Setup of lane 1:
// top
module top(
    input logic     clk, 
    input logic     SW, 
    input logic     BOOT, 
    input logic [63:0] seed,
    output logic    _48b, 
    output logic    _45a
);
Settings: LEC_CHECK=0, CAP_MARGIN=15, CELL_PAD_IN_SITES_DETAIL_PLACEMENT=0, CORE_ASPECT_RATIO=0.92, CORE_MARGIN=2, CORE_UTILIZATION=64, CTS_CLUSTER_SIZE=29, GPL_TIMING_DRIVEN=1, HOLD_SLACK_MARGIN=-0.08, MIN_ROUTING_LAYER=met1, SETUP_SLACK_MARGIN=0.98, SLEW_MARGIN=35, TNS_END_PERCENT=5; clock period 5.24 ns.
run.sh (not shown) runs the stock make flow with config.mk's settings and CLKGATE_MAP_FILE=.
No stage failed in lane 1, and the final checks on the layout all came back clean.
#### Input delta (lane 2 over lane 1)
# lane 1
export LEC_CHECK = 0
export CAP_MARGIN = 15
export CELL_PAD_IN_SITES_DETAIL_PLACEMENT = 0
export CORE_ASPECT_RATIO = 0.92
export CORE_MARGIN = 2
export CORE_UTILIZATION = 64
export CTS_CLUSTER_SIZE = 29
export GPL_TIMING_DRIVEN = 1
export HOLD_SLACK_MARGIN = -0.08
export MIN_ROUTING_LAYER = met1
export SETUP_SLACK_MARGIN = 0.98
export SLEW_MARGIN = 35
export TNS_END_PERCENT = 5
create_clock -name core_clock -period 5.24 [get_ports {clk}]
# lane 2
export LEC_CHECK = 0
export CAP_MARGIN = 20
export CORE_MARGIN = 2
export CORE_UTILIZATION = 51
export SLEW_MARGIN = 20
create_clock -name core_clock -period 5.96 [get_ports {clk}]
==> comparison <==
STATUS overall chip area: lane 2 loses against lane 1. Delta (lane 2 minus lane 1): number of antenna cells inserted -1; number of signal-net buffers in the layout saw a decrease; total clock sinks did not really move. Lane 2 closes out successfully: all stages finished, all timing, DRC and antenna checks passed. Diff lane 1 -> lane 2: layout filler cell count saw an increase, area occupied by registers ~0 delta, utilization down 23 points, slew at the pin with the worst max-slew slack saw an increase.
Modified inputs, lane 3 compared to lane 2
# lane 2
export LEC_CHECK = 0
export CAP_MARGIN = 20
export CORE_MARGIN = 2
export CORE_UTILIZATION = 51
export SLEW_MARGIN = 20
create_clock -name core_clock -period 5.96 [get_ports {clk}]
# lane 3
export LEC_CHECK = 0
export CAP_MARGIN = 20
export CORE_MARGIN = 2
export CORE_UTILIZATION = 72
export CTS_CLUSTER_SIZE = 22
export MAX_ROUTING_LAYER = met4
export PLACE_DENSITY_LB_ADDON = 0.04
export SETUP_SLACK_MARGIN = 0.87
export SLEW_MARGIN = 20
create_clock -name core_clock -period 4.74 [get_ports {clk}]
Findings:
- Lane 3 never completed; the flow aborted with a tool error in global routing.
- Cell total after placement ended up 4.4% lower on lane 3 than on lane 2.
- Reported for lane 3 and lane 2, I/O pin total turned out identical to the last digit.
- Looking at number of instances resized during post-cts repair, lane 3 sits 343 higher than lane 2 does.
- Between lane 3 and lane 2, it is lane 3 whose die width is lower, by about 16%.
- Lane 2 -> lane 3: area reported by Yosys stat delta 0, exact match
- Higher worst setup slack before clock tree synthesis among lane 3 and lane 2: lane 2
- Post-synthesis instance area: lane 2 vs lane 3 identical
diff inputs: lane 3 => lane 4
# lane 3
export LEC_CHECK = 0
export CAP_MARGIN = 20
export CORE_MARGIN = 2
export CORE_UTILIZATION = 72
export CTS_CLUSTER_SIZE = 22
export MAX_ROUTING_LAYER = met4
export PLACE_DENSITY_LB_ADDON = 0.04
export SETUP_SLACK_MARGIN = 0.87
export SLEW_MARGIN = 20
create_clock -name core_clock -period 4.74 [get_ports {clk}]
# lane 4
export LEC_CHECK = 0
export CAP_MARGIN = 20
export CORE_MARGIN = 2
export CORE_UTILIZATION = 65
export CTS_CLUSTER_DIAMETER = 350
export CTS_CLUSTER_SIZE = 99
export SLEW_MARGIN = 20
create_clock -name core_clock -period 7.09 [get_ports {clk}]
Notes after the runs:
- Lane 4 ran to completion and came out clean on the timing, design-rule and antenna checks.
- Per the comparison of lane 4 with lane 3, core area went up; die extent in y has increased; chip area picked up an extra about 10%.
- Lane 4 against lane 3; die extent in x is up by a few percent.
- Diff lane 4..lane 3 | number of buffers added by the clock tree synthesis step | unchanged
- Looking at share of the core filled by cells before placement, lane 4 sits 6.3 points below lane 3.
- Lane 4 -> lane 3: cell count after synthesis flat
- Final weighted congestion of routability-driven global placement for lane 4 is lower than for lane 3.
- Number of setup buffers added after CTS, lane 3 and lane 4: smaller value in lane 4
For lane 5, these inputs were changed with respect to lane 4:
# lane 4
export LEC_CHECK = 0
export CAP_MARGIN = 20
export CORE_MARGIN = 2
export CORE_UTILIZATION = 65
export CTS_CLUSTER_DIAMETER = 350
export CTS_CLUSTER_SIZE = 99
export SLEW_MARGIN = 20
create_clock -name core_clock -period 7.09 [get_ports {clk}]
# lane 5
export LEC_CHECK = 0
export CAP_MARGIN = 20
export CORE_MARGIN = 2
export CORE_UTILIZATION = 72
export PLACE_DENSITY_LB_ADDON = 0.04
export SETUP_SLACK_MARGIN = 1.34
export SLEW_MARGIN = 20
export TNS_END_PERCENT = 5
create_clock -name core_clock -period 5.16 [get_ports {clk}]
- Lane 5 completed; timing, DRC and antenna clean
- Lane 5 -> lane 4: critical path depth delta 0, exact match
- In lane 5 the total wire length after detailed routing turned out 5.7 mm higher than in lane 4.
- Lane 5 vs. lane 4: utilization went up by 12 points.
- Compare lane 5 and lane 4 | worst setup margin higher: lane 4
- Lane 5 against lane 4: largest stage delay on the critical path decreased by 0.29 ns relative to the old numbers; starting density of the core increased by 6.3 points relative to the old numbers; total setup buffers inserted after CTS increased by 63 relative to the old numbers.
- Diff lane 4..lane 5 | initial antenna violation count | unchanged
- There was hardly any difference in clock transition at the registers of the reported paths between lane 4 and lane 5.
